alpha:
==> flow/design.v (excerpt) <==
module CPUSystem(Clock, Reset, T, Mem_Address, Mem_WData, Mem_RData, Mem_Read, Mem_Write);
    input wire Clock;
    input wire Reset;
    output wire [7:0] T;
    output wire [15:0] Mem_Address;
    output wire [7:0] Mem_WData;
    input wire [7:0] Mem_RData;
    output wire Mem_Read;
    output wire Mem_Write;
    reg [2:0] RF_OutASel, RF_OutBSel, RF_FunSel;
    reg [3:0] RF_RegSel, RF_ScrSel;
    reg [4:0] ALU_FunSel;
    reg ALU_WF;
    reg [1:0] ARF_OutCSel, ARF_OutDSel;
    reg [2:0] ARF_FunSel, ARF_RegSel;
    reg IR_LH, IR_Write;
    reg Mem_WR, Mem_CS;
    reg [1:0] MuxASel, MuxBSel;
    reg MuxCSel;
    reg [5:0] D;
    reg [1:0] RSEL;
    reg S;
    reg [2:0] DSTREG, SREG1, SREG2;
    reg [7:0] _T;
    reg [7:0] T_n;
    reg [2:0] q_RF_OutASel, q_RF_OutBSel, q_RF_FunSel;
    reg [3:0] q_RF_RegSel, q_RF_ScrSel;
    reg [4:0] q_ALU_FunSel;
    reg q_ALU_WF;
    reg [1:0] q_ARF_OutCSel, q_ARF_OutDSel;
    reg [2:0] q_ARF_FunSel, q_ARF_RegSel;
    reg q_IR_LH, q_IR_Write;
    reg q_Mem_WR, q_Mem_CS;
    reg [1:0] q_MuxASel, q_MuxBSel;
    reg q_MuxCSel;
    reg [5:0] q_D;
    reg [1:0] q_RSEL;
    reg q_S;
    reg [2:0] q_DSTREG, q_SREG1, q_SREG2;
    reg [7:0] q_T;
    reg [7:0] q_Tout;
    wire [15:0] IRNext;
    wire [3:0] FlagsNext;
  ...
Settings: LEC_CHECK=0, ABC_AREA=1, CAP_MARGIN=20, CORE_ASPECT_RATIO=0.99, CORE_MARGIN=2, CORE_UTILIZATION=72, CTS_CLUSTER_DIAMETER=27, CTS_CLUSTER_SIZE=78, HOLD_SLACK_MARGIN=0.07, PLACE_DENSITY_LB_ADDON=0.19, SETUP_SLACK_MARGIN=1.55, SLEW_MARGIN=20; clock period 5.32 ns.
run.sh (not shown) runs the stock make flow with config.mk's settings and CLKGATE_MAP_FILE=.
alpha: it failed with a tool error in global routing, so there are no final results.
The following lists how beta was set up differently from alpha:
# alpha
export LEC_CHECK = 0
export ABC_AREA = 1
export CAP_MARGIN = 20
export CORE_ASPECT_RATIO = 0.99
export CORE_MARGIN = 2
export CORE_UTILIZATION = 72
export CTS_CLUSTER_DIAMETER = 27
export CTS_CLUSTER_SIZE = 78
export HOLD_SLACK_MARGIN = 0.07
export PLACE_DENSITY_LB_ADDON = 0.19
export SETUP_SLACK_MARGIN = 1.55
export SLEW_MARGIN = 20
create_clock -name core_clock -period 5.32 [get_ports {Clock}]
# beta
export LEC_CHECK = 0
export ABC_AREA = 1
export CAP_MARGIN = 20
export CORE_ASPECT_RATIO = 0.99
export CORE_MARGIN = 2
export CORE_UTILIZATION = 72
export CTS_CLUSTER_SIZE = 78
export HOLD_SLACK_MARGIN = 0.07
export PLACE_DENSITY = 0.35
export SLEW_MARGIN = 20
create_clock -name core_clock -period 5.11 [get_ports {Clock}]
Although it ran to completion, beta produced a layout that fails the final checks because of negative setup slack. alpha never completed, since it errored out during global routing. beta against alpha; post-cts resize count is down by more than half. Per the comparison of beta with alpha, core area comparable, HPWL reported at the end of detailed placement now sits higher.
> inputs changed (beta -> gamma)
# beta
export LEC_CHECK = 0
export ABC_AREA = 1
export CAP_MARGIN = 20
export CORE_ASPECT_RATIO = 0.99
export CORE_MARGIN = 2
export CORE_UTILIZATION = 72
export CTS_CLUSTER_SIZE = 78
export HOLD_SLACK_MARGIN = 0.07
export PLACE_DENSITY = 0.35
export SLEW_MARGIN = 20
create_clock -name core_clock -period 5.11 [get_ports {Clock}]
# gamma
export LEC_CHECK = 0
export CAP_MARGIN = 20
export CORE_MARGIN = 2
export CORE_UTILIZATION = 60
export SLEW_MARGIN = 20
create_clock -name core_clock -period 8.38 [get_ports {Clock}]
- For beta, the critical path capture point was Mem_WData[1], unlike gamma, where it was Mem_WData[6].
- Changes observed in gamma relative to beta: multi-input logic portion of the cell area has increased; sequential share of cell area has increased; transition time of the tightest slew-check pin has decreased; total power decreased about 60%; final cell count went down 18%.
- In summary, gamma completed successfully, with a layout that passed the timing, DRC and antenna checks.
- Every stage of beta finished as expected; the final checks, on the other hand, flagged negative setup slack, which means the layout fails.
- The proportion of power drawn by the clock network in gamma sits 11 points above the value recorded for beta.
The inputs of delta differ from those of gamma as listed below.
# gamma
export LEC_CHECK = 0
export CAP_MARGIN = 20
export CORE_MARGIN = 2
export CORE_UTILIZATION = 60
export SLEW_MARGIN = 20
create_clock -name core_clock -period 8.38 [get_ports {Clock}]
# delta
export LEC_CHECK = 0
export CAP_MARGIN = 20
export CORE_MARGIN = 2
export CORE_UTILIZATION = 57
export SETUP_SLACK_MARGIN = 2.67
export SLEW_MARGIN = 20
create_clock -name core_clock -period 9.34 [get_ports {Clock}]
Worst setup slack: delta higher than gamma. delta -> gamma: yosys synthesis chip area delta 0, exact match. gamma vs delta, capture point of the critical path: Mem_WData[6] vs Mem_WData[7]. [compare] base=gamma new=delta: non-clock buffer count now sits higher; final routed wirelength across all metal layers now sits higher; worst endpoint required time now sits higher; via total after detailed routing now sits at about the same level; slack of the worst reg-to-reg path now sits higher. delta vs. gamma: sequential share of cell area dropped 0.82 points, number of standard cells in the final layout excluding fillers climbed 1.7%, logic gate share of total power went up 1.7 points. Between gamma and delta, the difference in cell count after placement is negligible.
Power is estimated from default activity; no workload was simulated.
